**design/flow/config.mk**
```make
export PLATFORM = sky130hd
export DESIGN_NAME = float_adder
export DESIGN_NICKNAME = float_adder
export VERILOG_FILES = /design/flow/design.v
export SDC_FILE = /design/flow/constraint.sdc
export NUM_CORES = 4
export LEC_CHECK = 0
export CAP_MARGIN = 0
export CELL_PAD_IN_SITES_DETAIL_PLACEMENT = 1
export CORE_MARGIN = 2
export CORE_UTILIZATION = 65
export CTS_CLUSTER_DIAMETER = 206
export CTS_CLUSTER_SIZE = 81
export GPL_ROUTABILITY_DRIVEN = 1
export MAX_ROUTING_LAYER = met4
export PLACE_DENSITY_LB_ADDON = 0.13
export SLEW_MARGIN = 20
```
**design/flow/constraint.sdc**
```tcl
create_clock -name core_clock -period 2.45 [get_ports {clk}]
set_input_delay 0.4900 -clock core_clock [delete_from_list [all_inputs] [get_ports {clk}]]
set_output_delay 0.4900 -clock core_clock [all_outputs]
set_load 0.01 [all_outputs]
```
**design/flow/design.v**
```verilog
module float_adder(
    input   clk,
    input   rst,
    input   [31:0]  x,
    input   [31:0]  y,
    output  reg [31:0]  z,
    output  reg [1:0]   overflow  
);
    reg [24:0] m_x, m_y, m_z;
    reg [27:0] m_x_ext, m_y_ext, m_z_ext;
    reg [7:0] e_x, e_y, e_z;
    reg [2:0] s_x, s_y, s_z;
    reg [2:0] state_now;
    parameter S_start = 3'b000;
    parameter S_align = 3'b001;
    parameter S_add = 3'b010;
    parameter S_normal = 3'b011;
    parameter S_overflow = 3'b100;
    parameter S_zerocheck = 3'b101;
    parameter S_IDLE = 3'b110;
    wire [5:0] shift_bit;
    FHB32 fhb32_x(
        .x({4'b0, m_z_ext}),
        .high_bit(shift_bit)
    );
    always @(posedge clk or negedge rst) begin
        if (!rst) begin
            state_now <= S_start;
        end
        else begin
            case(state_now)
                S_start: begin
                    if ((x[30:23] == 8'd255 && x[22:0] != 0) || (y[30:23] == 8'd255 && y[22:0] != 0))
                        state_now <= S_overflow;
                    else if ((x[30:23] == 8'd255 && x[22:0] == 0) || (y[30:23] == 8'd255 && y[22:0] == 0))
                        state_now <= S_overflow;
                    else
                        state_now <= S_zerocheck;
                end
                S_zerocheck: begin
                    if ((m_x[22:0] == 0 && e_x == 8'b0) || (m_y[22:0] == 0 && e_y == 8'b0))
                        state_now <= S_overflow;
                    else
                        state_now <= S_align;
                end
                S_align: state_now <= S_add;
                S_add: begin
                    if (s_x != s_y && m_x_ext == m_y_ext)
                        state_now <= S_overflow;
                    else
                        state_now <= S_normal;
                end
                S_normal: state_now <= S_overflow;
                default: state_now <= S_IDLE;
            endcase
        end
    end
    always @(posedge clk) begin
        case(state_now)
            S_start: begin
                e_x <= x[30:23];
                e_y <= y[30:23];
                m_x <= {2'b01, x[22:0]};  
                m_y <= {2'b01, y[22:0]};
                s_x <= {2'b0, x[31]};
                s_y <= {2'b0, y[31]};
                if ((x[30:23] == 8'd255 && x[22:0] != 0) || (y[30:23] == 8'd255 && y[22:0] != 0)) begin
                    overflow <= 2'b11;
                    s_z <= 3'd1;
                    e_z <= 8'd255;
                    m_z <= 25'h7fffff;
                end
                else if ((x[30:23] == 8'd255 && x[22:0] == 0) || (y[30:23] == 8'd255 && y[22:0] == 0)) begin
                    overflow <= 2'b11;
                    s_z <= {2'b0, x[31]};
                    e_z <= 8'd255;
                    if ((x[30:23] == 8'd255 && x[22:0] == 0) && (y[30:23] == 8'd255 && y[22:0] == 0) && x[31] != y[31]) begin
                        m_z <= 25'h7fffff;
                    end else begin
                        m_z <= 25'b0;
                    end
                end
                else begin
                    overflow <= 2'b00;
                end
            end
            S_zerocheck: begin
                if (m_x[22:0] == 0 && e_x == 8'b0) begin
                    s_z <= s_y;
                    e_z <= e_y;
                    m_z <= m_y;
                end
                else if (m_y[22:0] == 0 && e_y == 8'b0) begin
                    s_z <= s_x;
                    e_z <= e_x;
                    m_z <= m_x;
                end
            end
            S_align: begin
                if (e_x == e_y) begin
                    e_z <= e_x;
                    m_x_ext <= {m_x[23:0], 3'b0};
                    m_y_ext <= {m_y[23:0], 3'b0};
                end else if (e_x < e_y) begin
                    e_z <= e_y;
                    m_x_ext <= {m_x >> (e_y - e_x), 3'b0};
                    m_y_ext <= {m_y[23:0], 3'b0};
                end else begin
                    e_z <= e_x;
                    m_x_ext <= {m_x[23:0], 3'b0};
                    m_y_ext <= {m_y >> (e_x - e_y), 3'b0};
                end
            end
            S_add: begin
                if (s_x == s_y) begin
                    m_z_ext <= m_x_ext + m_y_ext;
                    s_z <= s_x;
                end else begin
                    if (m_x_ext < m_y_ext) begin
                        m_z_ext <= m_y_ext - m_x_ext;
                        s_z <= s_y;
                    end else if (m_x_ext > m_y_ext) begin
                        m_z_ext <= m_x_ext - m_y_ext;
                        s_z <= s_x;
                    end else begin
                        m_z <= 25'd0;
                        e_z <= 8'd0;
                        s_z <= 3'd0;
                    end
                end
            end
            S_normal: begin
                if (m_z_ext[27] == 1'b1) begin
                    if (e_z == 8'd254) begin
                        s_z <= s_x;
                        e_z <= 8'd255;
                        m_z <= 0;
                        overflow <= 2'b01;
                    end else begin
                        m_z <= {1'b0, m_z_ext[26:4]};
                        e_z <= e_z + 8'b1;
                    end
                end else begin
                    if (m_z_ext[26] == 1'b0 && e_z >= 1) begin
                        m_z <= (m_z_ext << (6'd26 - shift_bit)) >> 3;
                        e_z <= e_z + shift_bit - 6'd26;
                    end
                    else begin
                        m_z <= m_z_ext[27:3];
                    end
                end
            end
            S_overflow: begin
                z <= {s_z[0], e_z[7:0], m_z[22:0]};
            end
            default: ;
        endcase
    end
endmodule
module FHB32(
    input [31:0] x,
    output reg [5:0] high_bit
);
    integer i;
    always @(*) begin
        high_bit = 0;
        for (i = 0; i < 32; i = i + 1)
            if (x[i] == 1'b1) high_bit = i[5:0];
    end
endmodule
```
**design/flow/run.sh**
```bash
#!/bin/bash
# the make line also repeats each setting of config.mk as NAME=value (left out here)
make -C /OpenROAD-flow-scripts/flow DESIGN_CONFIG=/design/flow/config.mk WORK_HOME=/design/flow/orfs CLKGATE_MAP_FILE= finish
```
==> results of run 1 <==
[stage by stage]
step | total power [W] | TNS, ps | instances | hold WS, ps
floorplan | 0.01048 | -85640 | 1904 | 194.4
global placement | 0.01374 | -101880 | 2777 | 401.2
==> report_table.html, run 1 <==
<h2>Implementation results</h2>
<table>
<tr><th>Metric</th><th>Value</th></tr>
<tr><th colspan="2">Synthesis</th></tr>
<tr><td>Yosys chip area</td><td>between 0.015 and 0.02 mm^2</td></tr>
<tr><td>AND-OR/OR-AND share of the synthesized area</td><td>roughly 23%</td></tr>
<tr><td>Synth Area per Inst</td><td>9.069 um^2</td></tr>
<tr><td>Commonest cells post-synth</td><td>edfxtp_1 (203), nor2_1 (179), a21oi_1 (173), nand2_1 (167), inv_1 (125)</td></tr>
<tr><td>Yosys top cell by instances</td><td>edfxtp_1</td></tr>
<tr><td>Distinct cell type count of the synthesized netlist</td><td>between 90 and 100</td></tr>
<tr><td>Top cells by area</td><td>edfxtp_1 (35%), ha_1 (7.8%), a21oi_1 (5.0%), nor2_1 (3.9%), nand2_1 (3.6%)</td></tr>
<tr><td>Dominant cell area share</td><td>35.30%</td></tr>
<tr><td>Arithmetic-cell share of the synthesized area counting full adders, half adders and majority gates</td><td>under 10%</td></tr>
<tr><td>MUX share of area</td><td>under 10%</td></tr>
<tr><td>Synth Area in XOR/XNOR</td><td>under 10%</td></tr>
<tr><td>Fraction of registers with async set or reset after synthesis</td><td>under 10%</td></tr>
<tr><td>Number of storage elements in the synthesis netlist</td><td>between 200 and 250</td></tr>
<tr><td>Count of mapped cells out of synthesis</td><td>approximately 1900</td></tr>
<tr><td>Floorplan Nets</td><td>approximately 2100</td></tr>
<tr><td>Post-synthesis share of cell area spent on and, or, nand and nor gates</td><td>16.09%</td></tr>
<tr><td>Cell area after technology mapping</td><td>0.01727 mm^2</td></tr>
<tr><td>Main logic family</td><td>AND-OR/OR-AND gates</td></tr>
<tr><td>Count of warnings emitted by yosys</td><td>2</td></tr>
<tr><td>Largest area contributor in the synthesized netlist</td><td>edfxtp_1</td></tr>
<tr><td>Ys cells</td><td>around 1900</td></tr>
<tr><td>Dominant flop cell</td><td>edfxtp_1</td></tr>
<tr><td>Number of synthesized flops with an enable pin</td><td>203</td></tr>
<tr><td>Share of synthesized area occupied by flip-flops and latches</td><td>between 30% and 40%</td></tr>
<tr><th colspan="2">Floorplan</th></tr>
<tr><td># IOs</td><td>100</td></tr>
<tr><td>Die Area</td><td>about 0.028 mm^2</td></tr>
<tr><td>Horizontal die dimension</td><td>approximately 170 um</td></tr>
<tr><td>Core Util at FP</td><td>66.26%</td></tr>
<tr><td># rows</td><td>roughly 60</td></tr>
<tr><td>Die height</td><td>167.0 um</td></tr>
<tr><td>Placeable core region</td><td>approximately 0.026 mm^2</td></tr>
<tr><th colspan="2">Run status</th></tr>
<tr><td>Stop Error</td><td>Error: detail_place.tcl, 38 bad optional access</td></tr>
<tr><td>Run status</td><td>stopped before the end</td></tr>
<tr><td>Stage at which the run stopped</td><td>detailed placement (3_5_place_dp)</td></tr>
<tr><th colspan="2">Placed design</th></tr>
<tr><td>Number of buffer cells added on primary ports</td><td>approximately 99</td></tr>
<tr><td>Final weighted congestion in routability-driven placement</td><td>1.210</td></tr>
</table>
==> run 2, diff against run 1 <==
ABC_AREA = 1   (was not set)
CAP_MARGIN = 20   (was 0)
CELL_PAD_IN_SITES_DETAIL_PLACEMENT = not set   (was 1)
CORE_UTILIZATION = 72   (was 65)
CTS_CLUSTER_DIAMETER = not set   (was 206)
CTS_CLUSTER_SIZE = 97   (was 81)
GPL_ROUTABILITY_DRIVEN = not set   (was 1)
HOLD_SLACK_MARGIN = 0.29   (was not set)
MAX_ROUTING_LAYER = not set   (was met4)
PLACE_DENSITY_LB_ADDON = 0.1   (was 0.13)
SETUP_SLACK_MARGIN = 0.81   (was not set)
clock period = 2.75 ns   (was 2.45 ns; I/O delays follow)
==> run 2 against run 1 <==
Effect of this change:
- the run fails in clock tree synthesis (4_1_cts)
- synthesized area shrank 3.9%
- die size down 13%
- synthesized cell count is 13% higher
==> report_table.html, run 2 <==
<h2>Implementation results</h2>
<table>
<tr><th>Metric</th><th>Value</th></tr>
<tr><th colspan="2">Synthesis</th></tr>
<tr><td>Count of mapped cells out of synthesis</td><td>2144 (+13%)</td></tr>
<tr><td>Main logic family</td><td>simple AND/OR/NAND/NOR gates</td></tr>
<tr><td>Number of synthesized flops with an enable pin</td><td>203 (unchanged)</td></tr>
<tr><td>Yosys top cell by instances</td><td>nand2_1</td></tr>
<tr><td>Count of warnings emitted by yosys</td><td>2 (unchanged)</td></tr>
<tr><td>Commonest cells post-synth</td><td>nand2_1 (425), inv_1 (241), nand3_1 (214), o21ai_0 (210), edfxtp_1 (203)</td></tr>
<tr><td>Dominant flop cell</td><td>edfxtp_1</td></tr>
<tr><td>Distinct cell type count of the synthesized netlist</td><td>66 (-28%)</td></tr>
<tr><td>Largest area contributor in the synthesized netlist</td><td>edfxtp_1</td></tr>
<tr><td>AND-OR/OR-AND share of the synthesized area</td><td>19.31% (-3.3 points)</td></tr>
<tr><td>Floorplan Nets</td><td>2323 (+12%)</td></tr>
<tr><td>MUX share of area</td><td>0.5431% (-7.8 points)</td></tr>
<tr><td>Post-synthesis share of cell area spent on and, or, nand and nor gates</td><td>22.65% (+6.6 points)</td></tr>
<tr><td>Cell area after technology mapping</td><td>0.01659 mm^2 (-3.9%)</td></tr>
<tr><td>Top cells by area</td><td>edfxtp_1 (37%), nand2_1 (9.6%), ha_1 (8.1%), nand3_1 (6.5%), o21ai_0 (6.3%)</td></tr>
<tr><td>Synth Area in XOR/XNOR</td><td>2.225% (-0.40 points)</td></tr>
<tr><td>Yosys chip area</td><td>0.01659 mm^2 (-3.9%)</td></tr>
<tr><td>Fraction of registers with async set or reset after synthesis</td><td>2.871% (unchanged)</td></tr>
<tr><td>Number of storage elements in the synthesis netlist</td><td>209 (unchanged)</td></tr>
<tr><td>Synth Area per Inst</td><td>7.737 um^2 (-15%)</td></tr>
<tr><td>Arithmetic-cell share of the synthesized area counting full adders, half adders and majority gates</td><td>8.795% (+0.35 points)</td></tr>
<tr><td>Ys cells</td><td>2144 (+13%)</td></tr>
<tr><td>Share of synthesized area occupied by flip-flops and latches</td><td>37.66% (+1.5 points)</td></tr>
<tr><td>Dominant cell area share</td><td>36.75% (+1.4 points)</td></tr>
<tr><th colspan="2">Run status</th></tr>
<tr><td>Stage at which the run stopped</td><td>clock tree synthesis (4_1_cts)</td></tr>
<tr><td>Stop Error</td><td>[ERROR DPL-0038] Utilization greater than 100%, impossible to legalize</td></tr>
<tr><td>Run status</td><td>stopped before the end</td></tr>
<tr><th colspan="2">Placed design</th></tr>
<tr><td>Post-place setup slack</td><td>-1052 ps</td></tr>
<tr><td>Number of buffer cells added on primary ports</td><td>99 (unchanged)</td></tr>
<tr><td>Final weighted congestion in routability-driven placement</td><td>1.233 (+1.8%)</td></tr>
<tr><td>Half-perimeter wire length of the detailed placement result</td><td>between 50000 and 60000 um</td></tr>
<tr><th colspan="2">Floorplan</th></tr>
<tr><td>Die height</td><td>155.8 um (-6.7%)</td></tr>
<tr><td>Horizontal die dimension</td><td>155.8 um (-6.7%)</td></tr>
<tr><td>Die Area</td><td>0.02427 mm^2 (-13%)</td></tr>
<tr><td># IOs</td><td>100 (unchanged)</td></tr>
<tr><td># rows</td><td>55 (-6.8%)</td></tr>
<tr><td>Core Util at FP</td><td>73.27% (+7.0 points)</td></tr>
<tr><td>Placeable core region</td><td>0.02264 mm^2 (-13%)</td></tr>
</table>
run 2: stage by stage:
step | power [W] | cell area [um^2] | std cells | util, %
after floorplan | 0.008566 | 16890 | 2144 | -
after global placement | 0.01136 | 20880 | 2818 | 92.23
after detailed placement | 0.01193 | 20880 | 2818 | 92.23
==> run 3, diff against run 2 <==
CORE_UTILIZATION = 66   (was 72)
CTS_CLUSTER_DIAMETER = 248   (was not set)
CTS_CLUSTER_SIZE = not set   (was 97)
HOLD_SLACK_MARGIN = not set   (was 0.29)
PLACE_DENSITY_LB_ADDON = not set   (was 0.1)
SETUP_SLACK_MARGIN = not set   (was 0.81)
clock period = 2.7 ns   (was 2.75 ns; I/O delays follow)
==> run 3 against run 2 <==
Effect of this change:
- the flow stops in global routing (5_1_grt)
- die size increased by 8.9%
- synthesized area unchanged
- synthesized cell count unchanged
==> report_table.html, run 3 <==
<h2>Implementation results</h2>
<table>
<tr><th>Metric</th><th>Value</th></tr>
<tr><th colspan="2">Synthesis</th></tr>
<tr><td>Arithmetic-cell share of the synthesized area counting full adders, half adders and majority gates</td><td>8.795% (unchanged)</td></tr>
<tr><td>Ys cells</td><td>2144 (unchanged)</td></tr>
<tr><td>Top cells by area</td><td>edfxtp_1 (37%), nand2_1 (9.6%), ha_1 (8.1%), nand3_1 (6.5%), o21ai_0 (6.3%)</td></tr>
<tr><td>Synth Area per Inst</td><td>7.737 um^2 (unchanged)</td></tr>
<tr><td>Count of mapped cells out of synthesis</td><td>2144 (unchanged)</td></tr>
<tr><td>Synth Area in XOR/XNOR</td><td>2.225% (unchanged)</td></tr>
<tr><td>Dominant cell area share</td><td>36.75% (unchanged)</td></tr>
<tr><td>Fraction of registers with async set or reset after synthesis</td><td>2.871% (unchanged)</td></tr>
<tr><td>Number of storage elements in the synthesis netlist</td><td>209 (unchanged)</td></tr>
<tr><td>MUX share of area</td><td>0.5431% (unchanged)</td></tr>
<tr><td>Floorplan Nets</td><td>2323 (unchanged)</td></tr>
<tr><td>Post-synthesis share of cell area spent on and, or, nand and nor gates</td><td>22.65% (unchanged)</td></tr>
<tr><td>Share of synthesized area occupied by flip-flops and latches</td><td>37.66% (unchanged)</td></tr>
<tr><td>Count of warnings emitted by yosys</td><td>2 (unchanged)</td></tr>
<tr><td>AND-OR/OR-AND share of the synthesized area</td><td>19.31% (unchanged)</td></tr>
<tr><td>Yosys top cell by instances</td><td>nand2_1</td></tr>
<tr><td>Main logic family</td><td>simple AND/OR/NAND/NOR gates</td></tr>
<tr><td>Largest area contributor in the synthesized netlist</td><td>edfxtp_1</td></tr>
<tr><td>Dominant flop cell</td><td>edfxtp_1</td></tr>
<tr><td>Cell area after technology mapping</td><td>0.01659 mm^2 (unchanged)</td></tr>
<tr><td>Distinct cell type count of the synthesized netlist</td><td>66 (unchanged)</td></tr>
<tr><td>Commonest cells post-synth</td><td>nand2_1 (425), inv_1 (241), nand3_1 (214), o21ai_0 (210), edfxtp_1 (203)</td></tr>
<tr><td>Number of synthesized flops with an enable pin</td><td>203 (unchanged)</td></tr>
<tr><td>Yosys chip area</td><td>0.01659 mm^2 (unchanged)</td></tr>
<tr><th colspan="2">Global routing</th></tr>
<tr><td>Total congestion overflow after global routing</td><td>between 500 and 600</td></tr>
<tr><td>GRT Total Usage</td><td>86.85%</td></tr>
<tr><th colspan="2">Clocking</th></tr>
<tr><td>Number of clock sinks</td><td>roughly 210</td></tr>
<tr><td>Clock Tree Buf Depth</td><td>3</td></tr>
<tr><td>Root buffer cell</td><td>clkbuf_16</td></tr>
<tr><td>Number of buffers inserted during clock tree synthesis</td><td>23</td></tr>
<tr><td>Count of H-tree levels built during CTS</td><td>1</td></tr>
<tr><td>Hold_buf cts</td><td>0</td></tr>
<tr><th colspan="2">Floorplan</th></tr>
<tr><td>Die height</td><td>162.5 um (+4.3%)</td></tr>
<tr><td>Horizontal die dimension</td><td>162.5 um (+4.3%)</td></tr>
<tr><td># IOs</td><td>100 (unchanged)</td></tr>
<tr><td># rows</td><td>58 (+5.5%)</td></tr>
<tr><td>Die Area</td><td>0.02642 mm^2 (+8.9%)</td></tr>
<tr><td>Placeable core region</td><td>0.02489 mm^2 (+9.9%)</td></tr>
<tr><td>Core Util at FP</td><td>66.64% (-6.6 points)</td></tr>
<tr><th colspan="2">Placed design</th></tr>
<tr><td>Number of buffer cells added on primary ports</td><td>99 (unchanged)</td></tr>
<tr><td>Half-perimeter wire length of the detailed placement result</td><td>47160 um (-13%)</td></tr>
<tr><td>Post-place setup slack</td><td>-1071 ps (-19.63 ps)</td></tr>
<tr><td>Final weighted congestion in routability-driven placement</td><td>1.222 (-0.88%)</td></tr>
<tr><th colspan="2">Run status</th></tr>
<tr><td>Stage at which the run stopped</td><td>global routing (5_1_grt)</td></tr>
<tr><td>Run status</td><td>stopped before the end</td></tr>
<tr><td>Stop Error</td><td>[ERROR GRT-0116] Global routing finished with congestion. Check the congestion regions in the DRC Viewer.</td></tr>
</table>
run 3: timing repair:
| action | CTS |
|---|---|
| pin swaps | 157 |
| cloned | 9 |
| endpoints found under the setup margin | 160 |
| setup buffers | 98 |
| gates resized | 348 |
run 3: layer usage:
layer | overflow | track usage (%)
met1 | 5 | 83.35
met2 | 362 | 103.5
met3 | 9 | 72.07
met4 | 208 | 94.69
met5 | 4 | 36.74
run 3: through the flow:
stage / TNS [ps] / cell area [um^2] / total power (W) / utilization (%) / cells
floorplan: -62100 / 16810 / 0.008694 / - / 2144
global placement: -91460 / 21320 / 0.01183 / 85.64 / 2915
detailed placement: -119200 / 21320 / 0.01212 / 85.64 / 2915
CTS: -106460 / 24210 / 0.01668 / 97.26 / 3050
==> run 4, diff against run 3 <==
CELL_PAD_IN_SITES_GLOBAL_PLACEMENT = 0   (was not set)
CORE_UTILIZATION = 72   (was 66)
CTS_CLUSTER_DIAMETER = 233   (was 248)
CTS_CLUSTER_SIZE = 74   (was not set)
GPL_TIMING_DRIVEN = 1   (was not set)
MAX_ROUTING_LAYER = met5   (was not set)
MIN_ROUTING_LAYER = met1   (was not set)
PLACE_DENSITY_LB_ADDON = 0.21   (was not set)
SETUP_SLACK_MARGIN = -0.03   (was not set)
TNS_END_PERCENT = 25   (was not set)
clock period = 3.2 ns   (was 2.7 ns; I/O delays follow)
==> run 4 against run 3 <==
Effect of this change:
- the run again fails in global routing (5_1_grt)
- die size decreased by 8.1%
- synthesized area unchanged
- synthesized cell count unchanged
==> report_table.html, run 4 <==
<h2>Implementation results</h2>
<table>
<tr><th>Metric</th><th>Value</th></tr>
<tr><th colspan="2">Floorplan</th></tr>
<tr><td># IOs</td><td>100 (unchanged)</td></tr>
<tr><td>Core Util at FP</td><td>73.27% (+6.6 points)</td></tr>
<tr><td>Die height</td><td>155.8 um (-4.2%)</td></tr>
<tr><td># rows</td><td>55 (-5.2%)</td></tr>
<tr><td>Placeable core region</td><td>0.02264 mm^2 (-9.0%)</td></tr>
<tr><td>Die Area</td><td>0.02427 mm^2 (-8.1%)</td></tr>
<tr><td>Horizontal die dimension</td><td>155.8 um (-4.2%)</td></tr>
<tr><th colspan="2">Synthesis</th></tr>
<tr><td>Synth Area per Inst</td><td>7.737 um^2 (unchanged)</td></tr>
<tr><td>Commonest cells post-synth</td><td>nand2_1 (425), inv_1 (241), nand3_1 (214), o21ai_0 (210), edfxtp_1 (203)</td></tr>
<tr><td>Post-synthesis share of cell area spent on and, or, nand and nor gates</td><td>22.65% (unchanged)</td></tr>
<tr><td>Arithmetic-cell share of the synthesized area counting full adders, half adders and majority gates</td><td>8.795% (unchanged)</td></tr>
<tr><td>Dominant flop cell</td><td>edfxtp_1</td></tr>
<tr><td>Ys cells</td><td>2144 (unchanged)</td></tr>
<tr><td>Yosys top cell by instances</td><td>nand2_1</td></tr>
<tr><td>Top cells by area</td><td>edfxtp_1 (37%), nand2_1 (9.6%), ha_1 (8.1%), nand3_1 (6.5%), o21ai_0 (6.3%)</td></tr>
<tr><td>Fraction of registers with async set or reset after synthesis</td><td>2.871% (unchanged)</td></tr>
<tr><td>Share of synthesized area occupied by flip-flops and latches</td><td>37.66% (unchanged)</td></tr>
<tr><td>Number of storage elements in the synthesis netlist</td><td>209 (unchanged)</td></tr>
<tr><td>Count of mapped cells out of synthesis</td><td>2144 (unchanged)</td></tr>
<tr><td>Largest area contributor in the synthesized netlist</td><td>edfxtp_1</td></tr>
<tr><td>Yosys chip area</td><td>0.01659 mm^2 (unchanged)</td></tr>
<tr><td>MUX share of area</td><td>0.5431% (unchanged)</td></tr>
<tr><td>Count of warnings emitted by yosys</td><td>2 (unchanged)</td></tr>
<tr><td>Dominant cell area share</td><td>36.75% (unchanged)</td></tr>
<tr><td>Main logic family</td><td>simple AND/OR/NAND/NOR gates</td></tr>
<tr><td>Number of synthesized flops with an enable pin</td><td>203 (unchanged)</td></tr>
<tr><td>AND-OR/OR-AND share of the synthesized area</td><td>19.31% (unchanged)</td></tr>
<tr><td>Cell area after technology mapping</td><td>0.01659 mm^2 (unchanged)</td></tr>
<tr><td>Synth Area in XOR/XNOR</td><td>2.225% (unchanged)</td></tr>
<tr><td>Distinct cell type count of the synthesized netlist</td><td>66 (unchanged)</td></tr>
<tr><td>Floorplan Nets</td><td>2323 (unchanged)</td></tr>
<tr><th colspan="2">Clocking</th></tr>
<tr><td>Number of buffers inserted during clock tree synthesis</td><td>6 (-74%)</td></tr>
<tr><td>Number of clock sinks</td><td>209 (unchanged)</td></tr>
<tr><td>Clock Tree Buf Depth</td><td>3 (unchanged)</td></tr>
<tr><td>Count of H-tree levels built during CTS</td><td>1 (unchanged)</td></tr>
<tr><td>Root buffer cell</td><td>clkbuf_16</td></tr>
<tr><th colspan="2">Global routing</th></tr>
<tr><td>GRT Total Usage</td><td>between 70% and 80%</td></tr>
<tr><td>Total congestion overflow after global routing</td><td>58</td></tr>
<tr><th colspan="2">Run status</th></tr>
<tr><td>Stage at which the run stopped</td><td>global routing (5_1_grt)</td></tr>
<tr><td>Stop Error</td><td>[ERROR GRT-0116] Global routing finished with congestion. Check the congestion regions in the DRC Viewer.</td></tr>
<tr><td>Run status</td><td>stopped before the end</td></tr>
<tr><th colspan="2">Placed design</th></tr>
<tr><td>Final weighted congestion in routability-driven placement</td><td>1.200 (-1.8%)</td></tr>
<tr><td>Number of buffer cells added on primary ports</td><td>99 (unchanged)</td></tr>
<tr><td>Half-perimeter wire length of the detailed placement result</td><td>46370 um (-1.7%)</td></tr>
</table>
-- run 4: per-stage QoR --
stage	setup slack, ps	instances	total power [W]	setup TNS [ps]	instance area [um^2]
after CTS	-585.8	2715	0.01130	-32610	20620
after floorplan	-334.2	2144	0.007213	-13090	16670
after global placement	-370.3	2671	0.009311	-20550	19550
after detailed placement	-632.1	2671	0.009623	-42670	19550
-- run 4: repair_timing --
| item | CTS |
|---|---|
| hold buffers | 0 |
| setup endpoints to repair | 155 |
| pin swaps | 66 |
| hold endpoints to repair | 0 |
| cloned | 7 |
| setup buffers | 32 |
| gates resized | 182 |
-- run 4: per-layer routing --
layer | GRT overflow | GRT usage, %
met2 | 31 | 90.05
met3 | 1 | 54.64
met1 | 1 | 73.51
met5 | 0 | 17.39
met4 | 25 | 71.52
==> run 5, diff against run 4 <==
ABC_AREA = not set   (was 1)
CAP_MARGIN = 0   (was 20)
CORE_ASPECT_RATIO = 0.72   (was not set)
CORE_UTILIZATION = 70   (was 72)
CTS_CLUSTER_DIAMETER = not set   (was 233)
CTS_CLUSTER_SIZE = 22   (was 74)
PLACE_DENSITY_LB_ADDON = not set   (was 0.21)
SETUP_SLACK_MARGIN = -0.14   (was -0.03)
clock period = 1.98 ns   (was 3.2 ns; I/O delays follow)
==> run 5 against run 4 <==
Effect of this change:
- the flow stops in clock tree synthesis (4_1_cts)
- die size up 7.0%
- synthesized cell count is 11% lower
- synthesized area up 4.1%
==> report_table.html, run 5 <==
<h2>Implementation results</h2>
<table>
<tr><th>Metric</th><th>Value</th></tr>
<tr><th colspan="2">Synthesis</th></tr>
<tr><td>Distinct cell type count of the synthesized netlist</td><td>92 (+39%)</td></tr>
<tr><td>Commonest cells post-synth</td><td>edfxtp_1 (203), nor2_1 (179), a21oi_1 (173), nand2_1 (167), inv_1 (125)</td></tr>
<tr><td>Fraction of registers with async set or reset after synthesis</td><td>2.871% (unchanged)</td></tr>
<tr><td>Dominant cell area share</td><td>35.30% (-1.4 points)</td></tr>
<tr><td>Count of warnings emitted by yosys</td><td>2 (unchanged)</td></tr>
<tr><td>Cell area after technology mapping</td><td>0.01727 mm^2 (+4.1%)</td></tr>
<tr><td>Number of storage elements in the synthesis netlist</td><td>209 (unchanged)</td></tr>
<tr><td>Share of synthesized area occupied by flip-flops and latches</td><td>36.18% (-1.5 points)</td></tr>
<tr><td>Synth Area in XOR/XNOR</td><td>2.623% (+0.40 points)</td></tr>
<tr><td>Ys cells</td><td>1904 (-11%)</td></tr>
<tr><td>Yosys chip area</td><td>0.01727 mm^2 (+4.1%)</td></tr>
<tr><td>Dominant flop cell</td><td>edfxtp_1</td></tr>
<tr><td>Count of mapped cells out of synthesis</td><td>1904 (-11%)</td></tr>
<tr><td>Synth Area per Inst</td><td>9.069 um^2 (+17%)</td></tr>
<tr><td>Largest area contributor in the synthesized netlist</td><td>edfxtp_1</td></tr>
<tr><td>Yosys top cell by instances</td><td>edfxtp_1</td></tr>
<tr><td>AND-OR/OR-AND share of the synthesized area</td><td>22.63% (+3.3 points)</td></tr>
<tr><td>Floorplan Nets</td><td>2083 (-10%)</td></tr>
<tr><td>Post-synthesis share of cell area spent on and, or, nand and nor gates</td><td>16.09% (-6.6 points)</td></tr>
<tr><td>Arithmetic-cell share of the synthesized area counting full adders, half adders and majority gates</td><td>8.449% (-0.35 points)</td></tr>
<tr><td>Top cells by area</td><td>edfxtp_1 (35%), ha_1 (7.8%), a21oi_1 (5.0%), nor2_1 (3.9%), nand2_1 (3.6%)</td></tr>
<tr><td>Number of synthesized flops with an enable pin</td><td>203 (unchanged)</td></tr>
<tr><td>MUX share of area</td><td>8.362% (+7.8 points)</td></tr>
<tr><td>Main logic family</td><td>AND-OR/OR-AND gates</td></tr>
<tr><th colspan="2">Floorplan</th></tr>
<tr><td>Core Util at FP</td><td>71.70% (-1.6 points)</td></tr>
<tr><td>Placeable core region</td><td>0.02408 mm^2 (+6.4%)</td></tr>
<tr><td>Die height</td><td>137.3 um (-12%)</td></tr>
<tr><td># rows</td><td>48 (-13%)</td></tr>
<tr><td># IOs</td><td>100 (unchanged)</td></tr>
<tr><td>Die Area</td><td>0.02596 mm^2 (+7.0%)</td></tr>
<tr><td>Horizontal die dimension</td><td>189.1 um (+21%)</td></tr>
<tr><th colspan="2">Run status</th></tr>
<tr><td>Stop Error</td><td>[ERROR DPL-0038] Utilization greater than 100%, impossible to legalize</td></tr>
<tr><td>Stage at which the run stopped</td><td>clock tree synthesis (4_1_cts)</td></tr>
<tr><td>Run status</td><td>stopped before the end</td></tr>
<tr><th colspan="2">Placed design</th></tr>
<tr><td>Final weighted congestion in routability-driven placement</td><td>1.230 (+2.5%)</td></tr>
<tr><td>Half-perimeter wire length of the detailed placement result</td><td>63450 um (+37%)</td></tr>
<tr><td>Number of buffer cells added on primary ports</td><td>99 (unchanged)</td></tr>
</table>
[run 5: stage by stage]
| step | setup WS (ps) | instance area (um^2) | cells | hold WS, ps | TNS, ps |
|---|---|---|---|---|---|
| after floorplan | -1489 | 17540 | 1904 | 100.4 | -181290 |
| after global placement | -1551 | 23110 | 2815 | 402.2 | -190780 |
| after detailed placement | -1894 | 23110 | 2815 | 406.3 | -227880 |
Power and IR drop assume default switching activity.
